Design LASER, start of the top module:
module LASER (
    input CLK,
    input RST,
    input [3:0] X,
    input [3:0] Y,
    output reg [3:0] C1X,
    output reg [3:0] C1Y,
    output reg [3:0] C2X,
    output reg [3:0] C2Y,
    output reg DONE
);
Size: ~1800 cells after synthesis, ~410 flip-flops, ~27 I/O pins, about 22000 um2 of cells after synthesis.
Settings: LEC_CHECK=0, CAP_MARGIN=20, CORE_MARGIN=2, CORE_UTILIZATION=58, SLEW_MARGIN=20; clock period 3.33 ns.
run.sh (not shown) runs the stock make flow with config.mk's settings and CLKGATE_MAP_FILE=.
The starting point ran to the end with violations: setup timing.
Edit:
CORE_UTILIZATION = 40   (was 58)
clock period = 6.47 ns   (was 3.33 ns; I/O delays follow)
Outcome: Now the flow went through all stages and came out clean; utilization goes down by 27 points; final cell count goes down by 3.5%; worst hold slack degrades by 0.0056 ns; sequential power came out lower by 49%; via count decreases by 6.5%; synthesized area is unchanged; wire length fell by 2.3%; worst setup slack is better by 3.0 ns.
Edit:
ABC_AREA = 1   (was not set)
CORE_UTILIZATION = 68   (was 40)
CTS_CLUSTER_SIZE = 98   (was not set)
clock period = 7.38 ns   (was 6.47 ns; I/O delays follow)
Effect:
- synthesized area grows by 3.3%
- die area shrinks by about 40%
- wire length shrinks by about 5%
Edit:
ABC_AREA = not set   (was 1)
CELL_PAD_IN_SITES_GLOBAL_PLACEMENT = 1   (was not set)
CORE_ASPECT_RATIO = 1.71   (was not set)
CORE_MARGIN = 7   (was 2)
CORE_UTILIZATION = 28   (was 68)
CTS_CLUSTER_DIAMETER = 277   (was not set)
CTS_CLUSTER_SIZE = not set   (was 98)
GPL_ROUTABILITY_DRIVEN = 0   (was not set)
GPL_TIMING_DRIVEN = 0   (was not set)
HOLD_SLACK_MARGIN = 0.01   (was not set)
MIN_ROUTING_LAYER = met2   (was not set)
PLACE_DENSITY_LB_ADDON = 0.2   (was not set)
SETUP_SLACK_MARGIN = 1.98   (was not set)
SLEW_MARGIN = 40   (was 20)
TNS_END_PERCENT = 45   (was not set)
What happened: Clock-buffer cell count rises by 8; final area rises by 8.9%; clock power rises by about 2%; setup slack improved by 0.27 ns; via count rises by 24%; power rises by 1.1%; die area rises by 150%; clock skew falls by 0.0033 ns.
Edit:
CELL_PAD_IN_SITES_GLOBAL_PLACEMENT = not set   (was 1)
CORE_ASPECT_RATIO = not set   (was 1.71)
CORE_MARGIN = 2   (was 7)
CORE_UTILIZATION = 40   (was 28)
CTS_CLUSTER_DIAMETER = not set   (was 277)
GPL_ROUTABILITY_DRIVEN = not set   (was 0)
GPL_TIMING_DRIVEN = not set   (was 0)
HOLD_SLACK_MARGIN = not set   (was 0.01)
MIN_ROUTING_LAYER = not set   (was met2)
PLACE_DENSITY_LB_ADDON = not set   (was 0.2)
SETUP_SLACK_MARGIN = not set   (was 1.98)
SLEW_MARGIN = 20   (was 40)
TNS_END_PERCENT = not set   (was 45)
clock period = 6.6 ns   (was 7.38 ns; I/O delays follow)
Result: Area after synthesis does not change. Routed wire length falls by 26%. Global-route usage falls by 6.0 points. Final cell count falls by 11%. Flip-flop count is unchanged. Cell area falls by 5.6%. Combinational power falls by about 2%. First-iteration DRC count falls by 67%. Utilization rises by 12 points.

---

LASER again, from the RTL that the note above started with.
Settings: LEC_CHECK=0, ABC_AREA=1, CAP_MARGIN=20, CORE_MARGIN=2, CORE_UTILIZATION=71, SETUP_SLACK_MARGIN=1.33, SLEW_MARGIN=20; clock period 5.67 ns.
The first run reached the layout checks and failed them: setup timing.
==> next run, changes <==
--- a/flow/config.mk
+++ b/flow/config.mk
@@ -11,2 +11 @@
-export CORE_UTILIZATION = 71
-export SETUP_SLACK_MARGIN = 1.33
+export CORE_UTILIZATION = 59
==> flow/constraint.sdc (replaced) <==
create_clock -name core_clock -period 6.02 [get_ports {CLK}]
set_input_delay 1.2040 -clock core_clock [delete_from_list [all_inputs] [get_ports {CLK}]]
set_output_delay 1.2040 -clock core_clock [all_outputs]
set_load 0.01 [all_outputs]
=> The new run went through all stages and came out clean; total power is lower by 5.3%; synthesized cell count stays the same; cell area is lower by 2.7%; final cell count is higher by 2.4%; first-iteration DRC count is lower by 59%; clock power is lower by about 5%; non-clock buffer count is lower by 43.
==> next run, changes <==
--- a/flow/config.mk
+++ b/flow/config.mk
@@ -9 +9 @@
-export CAP_MARGIN = 20
+export CAP_MARGIN = 15
@@ -11 +11,3 @@
-export CORE_UTILIZATION = 59
+export CORE_UTILIZATION = 72
+export CTS_CLUSTER_SIZE = 74
+export PLACE_DENSITY = 0.65
==> flow/constraint.sdc (replaced) <==
create_clock -name core_clock -period 5.11 [get_ports {CLK}]
set_input_delay 1.0220 -clock core_clock [delete_from_list [all_inputs] [get_ports {CLK}]]
set_output_delay 1.0220 -clock core_clock [all_outputs]
set_load 0.01 [all_outputs]
After rerunning: The new run completed and failed the layout checks on setup timing. Critical path depth went up by 3. Sequential cell count stays the same. Setup slack degrades by 1.6 ns. Synthesized area stays the same. Sequential power went up by about a fifth. Hold slack improves by 0.029 ns. Cell count went up by a few percent.
==> next run, changes <==
--- a/flow/config.mk
+++ b/flow/config.mk
@@ -9 +9 @@
-export CAP_MARGIN = 15
+export CAP_MARGIN = 20
@@ -12,2 +11,0 @@
-export CTS_CLUSTER_SIZE = 74
-export PLACE_DENSITY = 0.65
==> flow/constraint.sdc (replaced) <==
create_clock -name core_clock -period 6.96 [get_ports {CLK}]
set_input_delay 1.3920 -clock core_clock [delete_from_list [all_inputs] [get_ports {CLK}]]
set_output_delay 1.3920 -clock core_clock [all_outputs]
set_load 0.01 [all_outputs]
What happened: This time the run passed the timing, design-rule and antenna checks; design area drops by roughly a tenth; non-clock buffer count decreases by 290; sequential power goes down by a quarter to a third; critical path depth went down by 2; power came out lower by a quarter to a third; setup slack improved by 2.0 ns; count of clock-buffer cells in the layout grows by 11; wire length decreases by a quarter to a third; synthesized area stays the same; sequential cell count is unchanged; hold slack loses 0.022 ns.
Power and IR drop assume default switching activity.
